oak:
==> flow/design.v <==
module input_buffer #(parameter DATA_WIDTH = 8, parameter SIZE = 64)(
    input logic clk,
    input logic rst,
    input logic write_en,
    input logic [DATA_WIDTH-1:0] data_in,
    output logic [DATA_WIDTH-1:0] data_out,
    input logic [$clog2(SIZE)-1:0] read_addr,
    input logic [$clog2(SIZE)-1:0] write_addr
);
    logic [DATA_WIDTH-1:0] buffer [0:SIZE-1];
    always_ff @(posedge clk or posedge rst) begin
        if (rst)
            for (int i = 0; i < SIZE; i++) buffer[i] <= 0;
        else if (write_en)
            buffer[write_addr] <= data_in;
    end
    assign data_out = buffer[read_addr];
endmodule
module weight_buffer #(parameter DATA_WIDTH = 8, parameter SIZE = 9)(
    input logic clk,
    input logic rst,
    input logic write_en,
    input logic [DATA_WIDTH-1:0] data_in,
    input logic [$clog2(SIZE)-1:0] write_addr,
    output logic [SIZE*DATA_WIDTH-1:0] weights
);
    logic [DATA_WIDTH-1:0] buffer [0:SIZE-1];
    always_ff @(posedge clk or posedge rst) begin
        if (rst)
            for (int i = 0; i < SIZE; i++) buffer[i] <= 0;
        else if (write_en)
            buffer[write_addr] <= data_in;
    end
    for (genvar g = 0; g < SIZE; g++) begin : g_out
        assign weights[g*DATA_WIDTH +: DATA_WIDTH] = buffer[g];
    end
endmodule
module conv2d_core #(parameter DATA_WIDTH = 8)(
    input logic clk,
    input logic rst,
    input logic [9*DATA_WIDTH-1:0] input_window,
    input logic [9*DATA_WIDTH-1:0] weights,
    output logic signed [2*DATA_WIDTH-1:0] conv_out
);
    logic signed [2*DATA_WIDTH-1:0] acc, acc_next;
    always_comb begin
        acc_next = 0;
        for (int i = 0; i < 9; i++) begin
            acc_next += $signed(input_window[i*DATA_WIDTH +: DATA_WIDTH]) * $signed(weights[i*DATA_WIDTH +: DATA_WIDTH]);
        end
    end
    always_ff @(posedge clk or posedge rst) begin
        if (rst)
            acc <= 0;
        else
            acc <= acc_next;
    end
    assign conv_out = acc;
endmodule
module relu #(parameter DATA_WIDTH = 16)(
    input logic signed [DATA_WIDTH-1:0] in,
    output logic signed [DATA_WIDTH-1:0] out
);
    assign out = (in > 0) ? in : 0;
endmodule
module max_pool #(parameter DATA_WIDTH = 8)(
    input logic [DATA_WIDTH-1:0] in0, in1, in2, in3,
    output logic [DATA_WIDTH-1:0] out
);
    assign out = (in0 > in1) ? (in0 > in2 ? (in0 > in3 ? in0 : in3) : (in2 > in3 ? in2 : in3)) :
                              (in1 > in2 ? (in1 > in3 ? in1 : in3) : (in2 > in3 ? in2 : in3));
endmodule
module cnn_accel (
    input  logic        clk,
    input  logic        rst,
    input  logic        wr_en,
    input  logic        wr_sel,      
    input  logic [5:0]  wr_addr,
    input  logic [7:0]  wr_data,
    input  logic        start,
    output logic        ready,
    output logic        out_valid,
    output logic [15:0] out_data
);
    typedef enum logic [1:0] {S_IDLE, S_READ, S_CONV, S_POOL} state_t;
    state_t state;
    logic [3:0] k;           
    logic [1:0] s;           
    logic [1:0] py, px;      
    logic [7:0]  pix;
    logic [5:0]  rd_addr;
    logic [71:0] weights;
    logic [7:0]  win [0:8];
    logic [71:0] win_flat;
    logic signed [15:0] conv_out, relu_out;
    logic [15:0] pool_r [0:3];
    logic [15:0] pool_out;
    logic        out_valid_r;
    assign ready = (state == S_IDLE);
    input_buffer #(.DATA_WIDTH(8), .SIZE(64)) u_ibuf (
        .clk(clk), .rst(rst),
        .write_en(wr_en & ~wr_sel & ready),
        .data_in(wr_data),
        .data_out(pix),
        .read_addr(rd_addr),
        .write_addr(wr_addr)
    );
    weight_buffer #(.DATA_WIDTH(8), .SIZE(9)) u_wbuf (
        .clk(clk), .rst(rst),
        .write_en(wr_en & wr_sel & ready),
        .data_in(wr_data),
        .write_addr(wr_addr[3:0]),
        .weights(weights)
    );
    conv2d_core #(.DATA_WIDTH(8)) u_conv (
        .clk(clk), .rst(rst),
        .input_window(win_flat),
        .weights(weights),
        .conv_out(conv_out)
    );
    for (genvar g = 0; g < 9; g++) begin : g_win
        assign win_flat[g*8 +: 8] = win[g];
    end
    relu #(.DATA_WIDTH(16)) u_relu (.in(conv_out), .out(relu_out));
    max_pool #(.DATA_WIDTH(16)) u_pool (
        .in0(pool_r[0]), .in1(pool_r[1]), .in2(pool_r[2]), .in3(pool_r[3]),
        .out(pool_out)
    );
    logic [1:0] ky, kx;
    always_comb begin
        case (k)
            4'd0: begin ky = 2'd0; kx = 2'd0; end
            4'd1: begin ky = 2'd0; kx = 2'd1; end
            4'd2: begin ky = 2'd0; kx = 2'd2; end
            4'd3: begin ky = 2'd1; kx = 2'd0; end
            4'd4: begin ky = 2'd1; kx = 2'd1; end
            4'd5: begin ky = 2'd1; kx = 2'd2; end
            4'd6: begin ky = 2'd2; kx = 2'd0; end
            4'd7: begin ky = 2'd2; kx = 2'd1; end
            default: begin ky = 2'd2; kx = 2'd2; end
        endcase
    end
    logic [2:0] row, col;
    assign row = {py, 1'b0} + {2'b00, s[1]} + {1'b0, ky};
    assign col = {px, 1'b0} + {2'b00, s[0]} + {1'b0, kx};
    assign rd_addr = {row, col};
    always_ff @(posedge clk or posedge rst) begin
        if (rst) begin
            state       <= S_IDLE;
            k           <= 4'd0;
            s           <= 2'd0;
            py          <= 2'd0;
            px          <= 2'd0;
            out_valid_r <= 1'b0;
            for (int i = 0; i < 9; i++) win[i] <= 8'd0;
            for (int i = 0; i < 4; i++) pool_r[i] <= 16'd0;
        end else begin
            out_valid_r <= 1'b0;
            case (state)
                S_IDLE: begin
                    if (start) begin
                        state <= S_READ;
                        k  <= 4'd0;
                        s  <= 2'd0;
                        py <= 2'd0;
                        px <= 2'd0;
                    end
                end
                S_READ: begin
                    win[k] <= pix;
                    if (k == 4'd8) state <= S_CONV;
                    else k <= k + 4'd1;
                end
                S_CONV: begin
                    state <= S_POOL;
                end
                S_POOL: begin
                    pool_r[s] <= relu_out;
                    k <= 4'd0;
                    if (s == 2'd3) begin
                        out_valid_r <= 1'b1;
                        s <= 2'd0;
                        if (px == 2'd2) begin
                            px <= 2'd0;
                            if (py == 2'd2) begin
                                py <= 2'd0;
                                state <= S_IDLE;
                            end else begin
                                py <= py + 2'd1;
                                state <= S_READ;
                            end
                        end else begin
                            px <= px + 2'd1;
                            state <= S_READ;
                        end
                    end else begin
                        s <= s + 2'd1;
                        state <= S_READ;
                    end
                end
                default: state <= S_IDLE;
            endcase
        end
    end
    assign out_valid = out_valid_r;
    assign out_data  = pool_out;
endmodule
Settings: LEC_CHECK=0, ABC_AREA=1, CAP_MARGIN=20, CELL_PAD_IN_SITES_GLOBAL_PLACEMENT=2, CORE_ASPECT_RATIO=0.62, CORE_MARGIN=2, CORE_UTILIZATION=40, CTS_CLUSTER_DIAMETER=170, GPL_TIMING_DRIVEN=0, HOLD_SLACK_MARGIN=0.11, MAX_ROUTING_LAYER=met4, PLACE_DENSITY_LB_ADDON=0.08, SLEW_MARGIN=20, TNS_END_PERCENT=75; clock period 10.0 ns.
run.sh (not shown) runs the stock make flow with config.mk's settings and CLKGATE_MAP_FILE=.
diff inputs: oak => pine
Settings: setting SETUP_SLACK_MARGIN to 1.82 for the first time; removing TNS_END_PERCENT (formerly 75); removing ABC_AREA (formerly 1); removing GPL_TIMING_DRIVEN (formerly 0); changing CORE_ASPECT_RATIO from 0.62 to 1.13; changing CORE_UTILIZATION from 40 to 56; removing HOLD_SLACK_MARGIN (formerly 0.11); changing CAP_MARGIN from 20 to 0; changing CORE_MARGIN from 2 to 7; setting CELL_PAD_IN_SITES_DETAIL_PLACEMENT to 2 for the first time; setting CTS_CLUSTER_SIZE to 91 for the first time; removing CELL_PAD_IN_SITES_GLOBAL_PLACEMENT (formerly 2); removing CTS_CLUSTER_DIAMETER (formerly 170); removing PLACE_DENSITY_LB_ADDON (formerly 0.08); setting GPL_ROUTABILITY_DRIVEN to 0 for the first time.
Results
- Status: pine FAILED at detailed placement (tool error)
- Compared with oak, in pine total number of placement rows went up by 14; synthesized cell count went down; die area now sits lower.
- In the reports for pine and oak, the smaller post-synthesis share of cell area spent on full adders, half adders and majority gates belongs to oak.
## Diff of input files: birch against pine
Settings: CORE_MARGIN now 2, was 7; SETUP_SLACK_MARGIN now -0.31, was 1.82; CORE_ASPECT_RATIO no longer set, was 1.13; CELL_PAD_IN_SITES_DETAIL_PLACEMENT no longer set, was 2; CTS_CLUSTER_SIZE no longer set, was 91; CAP_MARGIN now 5, was 0.
- Diff birch..pine | async set-reset flop share out of synthesis | negligible
- Placeable core area | birch above pine
- Re post-synthesis instance area: no difference whatsoever between pine and birch.
- Both conditions hold for birch: the flow ran to the end and the final layout passed the timing, DRC and antenna checks.

Starts from the design.v that is shown in full above.
export LEC_CHECK = 0
export ABC_AREA = 1
export CAP_MARGIN = 20
export CORE_MARGIN = 2
export CORE_UTILIZATION = 72
export CTS_CLUSTER_DIAMETER = 104
export HOLD_SLACK_MARGIN = 0.27
export PLACE_DENSITY_LB_ADDON = 0.03
export SETUP_SLACK_MARGIN = 2.05
export SLEW_MARGIN = 5
create_clock -name core_clock -period 7.22 [get_ports {clk}]
The baseline finished but fails on negative setup slack.
Change:
CTS_CLUSTER_DIAMETER = unset   (was 104)
HOLD_SLACK_MARGIN = unset   (was 0.27)
PLACE_DENSITY = 0.66   (was unset)
PLACE_DENSITY_LB_ADDON = unset   (was 0.03)
SETUP_SLACK_MARGIN = 1.48   (was 2.05)
SLEW_MARGIN = 20   (was 5)
clock period = 5.14 ns   (was 7.22 ns; I/O delays follow)
=> With this change the flow finished with max-capacitance violations, max-slew violations, negative setup slack left; cell area came out higher by about 8%; synthesized area is unchanged; power went up by 79%; critical path depth goes up by 1; synthesized cell count stays the same; wire length rose by about 18%; non-clock buffer count is higher by 260; sequential cell count stays the same; worst hold slack gains 0.013 ns; fmax fell by about 4%; global-route usage climbs by 4.5 points.
Change:
ABC_AREA = unset   (was 1)
CTS_CLUSTER_SIZE = 10   (was unset)
PLACE_DENSITY = unset   (was 0.66)
SETUP_SLACK_MARGIN = unset   (was 1.48)
clock period = 11.6 ns   (was 5.14 ns; I/O delays follow)
Effect: This time the run ran to the end with no violations. Clock power decreases by well over a third. Sequential power fell by well over a third. Cell count fell by a quarter to a third. Count of clock-buffer cells in the layout drops by 5. Worst setup slack improves by 5.5 ns. Global-route usage went down by 6.8 points. Worst hold slack stays flat. Sequential cell count is unchanged. Wire length went down by about a fifth. Fmax falls by roughly a tenth. First-iteration DRC count came out lower by well over a third.
Change:
CTS_CLUSTER_SIZE = unset   (was 10)
PLACE_DENSITY = 0.66   (was unset)
clock period = 7.12 ns   (was 11.6 ns; I/O delays follow)
The changed run finished with max-capacitance violations, max-slew violations, negative setup slack left.
Final area came out higher by 5.7%.
Via count came out higher by 4.2%.
Clock-buffer cell count came out higher by 13.
Clock power came out higher by about 80%.
Routed wire length came out higher by about 3.8%.
Clock skew came out lower by 0.015 ns.
Fmax came out higher by about 17%.
No activity file was given, so power comes from the tool's default toggle rates.
